==> v31 <==
// bicubic
module bicubic(clk, rst, act, in, out_0, out_1, out_2, out_3);
Settings: LEC_CHECK=0, ABC_AREA=1, CAP_MARGIN=20, CELL_PAD_IN_SITES_DETAIL_PLACEMENT=0, CELL_PAD_IN_SITES_GLOBAL_PLACEMENT=0, CORE_ASPECT_RATIO=0.72, CORE_MARGIN=2, CORE_UTILIZATION=72, CTS_CLUSTER_SIZE=80, MAX_ROUTING_LAYER=met4, PLACE_DENSITY_LB_ADDON=0.02, SETUP_SLACK_MARGIN=-0.05, SLEW_MARGIN=20, TNS_END_PERCENT=15; clock period 5.19 ns.
run.sh (not shown) runs the stock make flow with config.mk's settings and CLKGATE_MAP_FILE=.
==> inputs of v19, as changes to v31 <==
Settings changed: CELL_PAD_IN_SITES_DETAIL_PLACEMENT 0 to default, CELL_PAD_IN_SITES_GLOBAL_PLACEMENT 0 to default, CORE_ASPECT_RATIO 0.72 to default, CTS_CLUSTER_SIZE 80 to default, MAX_ROUTING_LAYER met4 to default, PLACE_DENSITY from default to 0.38, PLACE_DENSITY_LB_ADDON 0.02 to default, SETUP_SLACK_MARGIN -0.05 to 0.98, TNS_END_PERCENT 15 to 5.
==> flow/constraint.sdc (replaced) <==
create_clock -name core_clock -period 5.28 [get_ports {clk}]
set_input_delay 1.0560 -clock core_clock [delete_from_list [all_inputs] [get_ports {clk}]]
set_output_delay 1.0560 -clock core_clock [all_outputs]
set_load 0.01 [all_outputs]
==> results <==
Of v31 and v19, v31 has the higher global-route usage (gap 3.1 points).
In v31 the hold slack is lower than in v19, by 0.0048 ns.
In v19 the core utilization is higher than in v31, by 2.8 points.
Synthesized area is the same in v19 and v31.
In v31 the first-iteration DRC count is higher than in v19, by 10%.
v19 went through all stages and came out clean. v31 completed, yet does not pass: setup timing.
Against v31, the sequential share of layout area of v19 is lower by 1.6 points.
==> figures <==
metric	v19	v31
Clock edge transition at the registers on the reported setup and hold paths	0.06 ns	0.08 ns
Highest clock rate	196 MHz	184 MHz
Cell with the biggest individual delay on the critical path	dfstp_4	fa_1
Chip area	75100 um^2	75100 um^2
Wire length on met2	75600 um	69600 um
Detail Placement HPWL	113000 um	126000 um
Cts bufs inserted	85	78
Hold-critical path endpoint	A.input_array_1[1][6]$_DFFE_PP_	A.input_array_1[3][3]$_DFFE_PP_
Minimum setup slack among reg-to-reg paths	0.17 ns	-0.23 ns
Origin of the worst setup path	switch$_DFFE_PN1N_	A.count[0]$_DFFE_PN0P_
Run status	complete, no violations	complete, but fails checks
Layout check failures	-	setup timing
Area after DPL	55500 um^2	56200 um^2

---

==> inputs of v13 <==
bicubic again, from the RTL that the note above started with.
==> flow/config.mk <==
export PLATFORM = sky130hd
export DESIGN_NAME = bicubic
export DESIGN_NICKNAME = bicubic
export VERILOG_FILES = /design/flow/design.v
export SDC_FILE = /design/flow/constraint.sdc
export NUM_CORES = 4
export LEC_CHECK = 0
export ABC_AREA = 1
export CAP_MARGIN = 20
export CORE_MARGIN = 2
export CORE_UTILIZATION = 72
export CTS_CLUSTER_DIAMETER = 395
export CTS_CLUSTER_SIZE = 10
export PLACE_DENSITY = 0.41
export SETUP_SLACK_MARGIN = 0.75
export SLEW_MARGIN = 20
export TNS_END_PERCENT = 5
==> flow/constraint.sdc <==
create_clock -name core_clock -period 2.58 [get_ports {clk}]
set_input_delay 0.5160 -clock core_clock [delete_from_list [all_inputs] [get_ports {clk}]]
set_output_delay 0.5160 -clock core_clock [all_outputs]
set_load 0.01 [all_outputs]
==> v26 (differences from v13) <==
ABC_AREA = not set   (was 1)
CORE_UTILIZATION = 40   (was 72)
CTS_CLUSTER_DIAMETER = not set   (was 395)
CTS_CLUSTER_SIZE = not set   (was 10)
PLACE_DENSITY = not set   (was 0.41)
SETUP_SLACK_MARGIN = not set   (was 0.75)
TNS_END_PERCENT = not set   (was 5)
==> flow/constraint.sdc (replaced) <==
create_clock -name core_clock -period 10.0 [get_ports {clk}]
set_input_delay 2.0000 -clock core_clock [delete_from_list [all_inputs] [get_ports {clk}]]
set_output_delay 2.0000 -clock core_clock [all_outputs]
set_load 0.01 [all_outputs]
==> v32 (differences from v13) <==
CTS_CLUSTER_SIZE = 94   (was 10)
PLACE_DENSITY = not set   (was 0.41)
SETUP_SLACK_MARGIN = 0.42   (was 0.75)
==> flow/constraint.sdc (replaced) <==
create_clock -name core_clock -period 2.5 [get_ports {clk}]
set_input_delay 0.5000 -clock core_clock [delete_from_list [all_inputs] [get_ports {clk}]]
set_output_delay 0.5000 -clock core_clock [all_outputs]
set_load 0.01 [all_outputs]
==> qor summary <==
item	v26	v13	v32
Number of nets at floorplan	5178	6076	6076
Total number of H-tree levels	3	-	1
Cell with the most instances after synthesis	inv_1	nand2_1	nand2_1
Floorplan-stage core utilization	40.2%	72.3%	72.3%
Placed Area	0.0529 mm2	0.0656 mm2	0.0659 mm2
Final Wtd Congestion	0.915	1.04	1.05
Post-synthesis instance area	0.0504 mm2	0.0525 mm2	0.0525 mm2
Result of the run	complete, no violations	did not finish	did not finish
Last stage reached	-	clock tree synthesis (4_1_cts)	global routing (5_1_grt)
Mapped Cells	4426	5324	5324
Placed instance count	6053	7609	7648
Complex-gate fraction of the synthesized area	10.9%	11.1%	11.1%
Multiplexer share of the synthesized area	5.09%	1.39%	1.39%
Root buf cell	clkbuf_16	-	clkbuf_16
Number of cells in Yosys stat	4426	5324	5324
Die X-Extent	359 um	274 um	274 um
Adder-cell share of the synthesized area	22.9%	22.0%	22.0%
Yosys simple share	7.16%	11.5%	11.5%
Total setup buffers inserted after CTS	0	-	137
Count of cell types in the netlist	82	71	71
Share of the yosys chip area belonging to registers	43.5%	41.7%	41.7%
Standard-cell rows	130	99	99

---

==> inputs of amber <==
Starting RTL as in the previous note.
clock: 2.58 ns
lec_check: 0
abc_area: 1
cap_margin: 20
core_margin: 2
core_utilization: 72
cts_cluster_diameter: 395
cts_cluster_size: 10
setup_slack_margin: 0.75
slew_margin: 20
tns_end_percent: 5
==> harbor (differences from amber) <==
--- a/flow/config.mk
+++ b/flow/config.mk
@@ -11,6 +11,4 @@
 export CORE_UTILIZATION = 72
-export CTS_CLUSTER_DIAMETER = 395
-export CTS_CLUSTER_SIZE = 10
-export SETUP_SLACK_MARGIN = 0.75
+export CTS_CLUSTER_SIZE = 100
+export PLACE_DENSITY = 0.38
 export SLEW_MARGIN = 20
-export TNS_END_PERCENT = 5
==> flow/constraint.sdc (replaced) <==
create_clock -name core_clock -period 4.26 [get_ports {clk}]
set_input_delay 0.8520 -clock core_clock [delete_from_list [all_inputs] [get_ports {clk}]]
set_output_delay 0.8520 -clock core_clock [all_outputs]
set_load 0.01 [all_outputs]
==> onyx (differences from amber) <==
==> flow/config.mk (replaced) <==
export PLATFORM = sky130hd
export DESIGN_NAME = bicubic
export DESIGN_NICKNAME = bicubic
export VERILOG_FILES = /design/flow/design.v
export SDC_FILE = /design/flow/constraint.sdc
export NUM_CORES = 4
export LEC_CHECK = 0
export CAP_MARGIN = 20
export CELL_PAD_IN_SITES_GLOBAL_PLACEMENT = 1
export CORE_MARGIN = 2
export CORE_UTILIZATION = 40
export CTS_CLUSTER_SIZE = 28
export SLEW_MARGIN = 20
==> flow/constraint.sdc (replaced) <==
create_clock -name core_clock -period 10.0 [get_ports {clk}]
set_input_delay 2.0000 -clock core_clock [delete_from_list [all_inputs] [get_ports {clk}]]
set_output_delay 2.0000 -clock core_clock [all_outputs]
set_load 0.01 [all_outputs]
==> flow_summary.toml <==
# flow metrics
[die]
die_w_um = 359
die-area_um2 = 129000

[placement]
dpl.hpwl_um = 104000

[yosys]
ys_seq_share_pct = 43.5
ys_cells = 4426
aoi_share_pct = 10.9
synth_top_cell_by_count = "inv_1"
top_cells_by_area = "edfxtp_1 (31%), fa_1 (12%), dfxtp_1 (12%), ha_1 (11%), inv_1 (4.6%)"

[run_status]
status = "no timing/DRC/antenna violations"
the above is filed under onyx

==> flow_summary.toml <==
# physical design summary
[yosys]
aoi_share_pct = 11.1
ys_seq_share_pct = 41.7
synth_top_cell_by_count = "nand2_1"
top_cells_by_area = "edfxtp_1 (30%), fa_1 (12%), dfxtp_1 (11%), ha_1 (10%), nand2_1 (6.9%)"
ys_cells = 5324

[run_status]
lastStage = "global routing"
first-error = "[ERROR GRT-0232] Routing congestion too high. Check the congestion heatmap in the GUI."
status = "did not finish"

[die]
die-area_um2 = 75100
die_w_um = 274

[grt]
grt_overflow = 179

[placement]
dpl.hpwl_um = 124000
the above is filed under harbor

==> flow_summary.toml <==
# physical design summary
[run_status]
lastStage = "clock tree synthesis"
first-error = "[ERROR DPL-0033] detailed placement checks failed during check placement."
status = "did not finish"

[yosys]
top_cells_by_area = "edfxtp_1 (30%), fa_1 (12%), dfxtp_1 (11%), ha_1 (10%), nand2_1 (6.9%)"
ys_cells = 5324
synth_top_cell_by_count = "nand2_1"
ys_seq_share_pct = 41.7

[die]
die_w_um = 274

[placement]
dpl.hpwl_um = 144000
the above is filed under amber


---

==> inputs of xenon <==
Starting RTL as in the previous note.
export LEC_CHECK = 0
export ABC_AREA = 1
export CAP_MARGIN = 20
export CELL_PAD_IN_SITES_DETAIL_PLACEMENT = 1
export CELL_PAD_IN_SITES_GLOBAL_PLACEMENT = 2
export CORE_ASPECT_RATIO = 0.72
export CORE_MARGIN = 4
export CORE_UTILIZATION = 55
export CTS_CLUSTER_SIZE = 80
export GPL_TIMING_DRIVEN = 0
export MAX_ROUTING_LAYER = met5
export MIN_ROUTING_LAYER = met2
export SETUP_SLACK_MARGIN = 3.26
export SLEW_MARGIN = 20
export TNS_END_PERCENT = 15
create_clock -name core_clock -period 11.9 [get_ports {clk}]
==> inputs of nickel, as changes to xenon <==
==> flow/config.mk (replaced) <==
export PLATFORM = sky130hd
export DESIGN_NAME = bicubic
export DESIGN_NICKNAME = bicubic
export VERILOG_FILES = /design/flow/design.v
export SDC_FILE = /design/flow/constraint.sdc
export NUM_CORES = 4
export LEC_CHECK = 0
export ABC_AREA = 1
export CAP_MARGIN = 10
export CORE_MARGIN = 2
export CORE_UTILIZATION = 72
export CTS_CLUSTER_SIZE = 74
export SLEW_MARGIN = 20
==> flow/constraint.sdc (replaced) <==
create_clock -name core_clock -period 4.59 [get_ports {clk}]
set_input_delay 0.9180 -clock core_clock [delete_from_list [all_inputs] [get_ports {clk}]]
set_output_delay 0.9180 -clock core_clock [all_outputs]
set_load 0.01 [all_outputs]
==> inputs of quartz, as changes to xenon <==
==> flow/config.mk (replaced) <==
export PLATFORM = sky130hd
export DESIGN_NAME = bicubic
export DESIGN_NICKNAME = bicubic
export VERILOG_FILES = /design/flow/design.v
export SDC_FILE = /design/flow/constraint.sdc
export NUM_CORES = 4
export LEC_CHECK = 0
export CAP_MARGIN = 20
export CELL_PAD_IN_SITES_DETAIL_PLACEMENT = 1
export CORE_MARGIN = 2
export CORE_UTILIZATION = 48
export GPL_TIMING_DRIVEN = 0
export PLACE_DENSITY_LB_ADDON = 0.16
export SLEW_MARGIN = 35
==> flow/constraint.sdc (replaced) <==
create_clock -name core_clock -period 6.48 [get_ports {clk}]
set_input_delay 1.2960 -clock core_clock [delete_from_list [all_inputs] [get_ports {clk}]]
set_output_delay 1.2960 -clock core_clock [all_outputs]
set_load 0.01 [all_outputs]
==> inputs of willow, as changes to xenon <==
==> flow/config.mk (replaced) <==
export PLATFORM = sky130hd
export DESIGN_NAME = bicubic
export DESIGN_NICKNAME = bicubic
export VERILOG_FILES = /design/flow/design.v
export SDC_FILE = /design/flow/constraint.sdc
export NUM_CORES = 4
export LEC_CHECK = 0
export CAP_MARGIN = 20
export CELL_PAD_IN_SITES_DETAIL_PLACEMENT = 0
export CELL_PAD_IN_SITES_GLOBAL_PLACEMENT = 0
export CORE_ASPECT_RATIO = 0.72
export CORE_MARGIN = 2
export CORE_UTILIZATION = 65
export CTS_CLUSTER_SIZE = 80
export MAX_ROUTING_LAYER = met4
export SETUP_SLACK_MARGIN = 2.96
export SLEW_MARGIN = 20
export TNS_END_PERCENT = 15
==> flow/constraint.sdc (replaced) <==
create_clock -name core_clock -period 10.2 [get_ports {clk}]
set_input_delay 2.0400 -clock core_clock [delete_from_list [all_inputs] [get_ports {clk}]]
set_output_delay 2.0400 -clock core_clock [all_outputs]
set_load 0.01 [all_outputs]
==> flow_metrics.py <==
# Flow results
metrics = {
    "status": {
        "status": "aborted with a tool error",
        "error": "[ERROR GRT-0232] Routing congestion too high. Check the congestion heatmap in the GUI.",
        "stop_stage": "global routing",
    },
    "yosys": {
        "syn_area_um2": 52500,
    },
}
That was nickel.
==> flow_metrics.py <==
# Physical implementation metrics
metrics = {
    "drt": {
        "dr.max_layer_used": "met4",
    },
    "yosys": {
        "syn_area_um2": 50400,
        "syn_area_per_cell_um2": 11.4,
        "logic_family": "adder cells",
    },
    "setup_path": {
        "reg2reg_slack_ps": 3230,
    },
    "status": {
        "status": "complete, no violations",
    },
    "finish": {
        "logic_gates": 2854,
        "inverters": 620,
    },
}
That was willow.
==> flow_metrics.py <==
# Flow results
metrics = {
    "floorplanning": {
        "ios": 43,
        "fp_util_pct": 55.8,
    },
    "status": {
        "status": "aborted with a tool error",
        "error": "[ERROR GRT-0116] Global routing finished with congestion. Check the congestion regions in the DRC Viewer.",
        "stop_stage": "global routing",
    },
    "yosys": {
        "syn_area_um2": 52500,
    },
}
That was xenon.
==> flow_metrics.py <==
# Physical implementation metrics
metrics = {
    "finish": {
        "final_area_um2": 58100,
    },
    "status": {
        "status": "complete, no violations",
    },
    "cts": {
        "clock-sinks": 828,
    },
    "yosys": {
        "syn_area_um2": 50400,
    },
    "drt": {
        "met1_length_um": 66300,
    },
    "sta": {
        "setup_viol": 0,
    },
    "placement": {
        "place_ws_ps": -2240,
    },
}
That was quartz.

---

==> sierra <==
Starting RTL as in the previous note.
Settings: LEC_CHECK=0, ABC_AREA=1, CAP_MARGIN=20, CELL_PAD_IN_SITES_DETAIL_PLACEMENT=2, CELL_PAD_IN_SITES_GLOBAL_PLACEMENT=1, CORE_ASPECT_RATIO=0.96, CORE_MARGIN=3, CORE_UTILIZATION=43, CTS_CLUSTER_DIAMETER=175, CTS_CLUSTER_SIZE=19, GPL_ROUTABILITY_DRIVEN=0, GPL_TIMING_DRIVEN=1, HOLD_SLACK_MARGIN=0.07, MIN_ROUTING_LAYER=met2, PLACE_DENSITY=0.45, SLEW_MARGIN=20; clock period 8.31 ns.
==> juniper: changes against sierra <==
==> flow/config.mk (replaced) <==
export PLATFORM = sky130hd
export DESIGN_NAME = bicubic
export DESIGN_NICKNAME = bicubic
export VERILOG_FILES = /design/flow/design.v
export SDC_FILE = /design/flow/constraint.sdc
export NUM_CORES = 4
export LEC_CHECK = 0
export CAP_MARGIN = 10
export CELL_PAD_IN_SITES_DETAIL_PLACEMENT = 1
export CELL_PAD_IN_SITES_GLOBAL_PLACEMENT = 2
export CORE_ASPECT_RATIO = 1.27
export CORE_MARGIN = 2
export CORE_UTILIZATION = 59
export GPL_ROUTABILITY_DRIVEN = 0
export MAX_ROUTING_LAYER = met5
export SLEW_MARGIN = 20
==> flow/constraint.sdc (replaced) <==
create_clock -name core_clock -period 10.0 [get_ports {clk}]
set_input_delay 2.0000 -clock core_clock [delete_from_list [all_inputs] [get_ports {clk}]]
set_output_delay 2.0000 -clock core_clock [all_outputs]
set_load 0.01 [all_outputs]
==> comparison <==
- Worst setup slack: juniper is better than sierra (1600 ps).
- Between sierra and juniper, the lower cell area is in juniper (gap 2.6%, measured against juniper).
- Via count: juniper is smaller than sierra (about 36%).
- Between sierra and juniper, the lower clock skew is in sierra (gap 10 ps).
- Of juniper and sierra, sierra has the higher global-route usage (gap 10 points).
- Clock-buffer cell count: juniper is higher than sierra (33).
- Against sierra, the critical path depth of juniper is lower by 6.
- First-iteration DRC count: juniper is lower than sierra (about 70%).
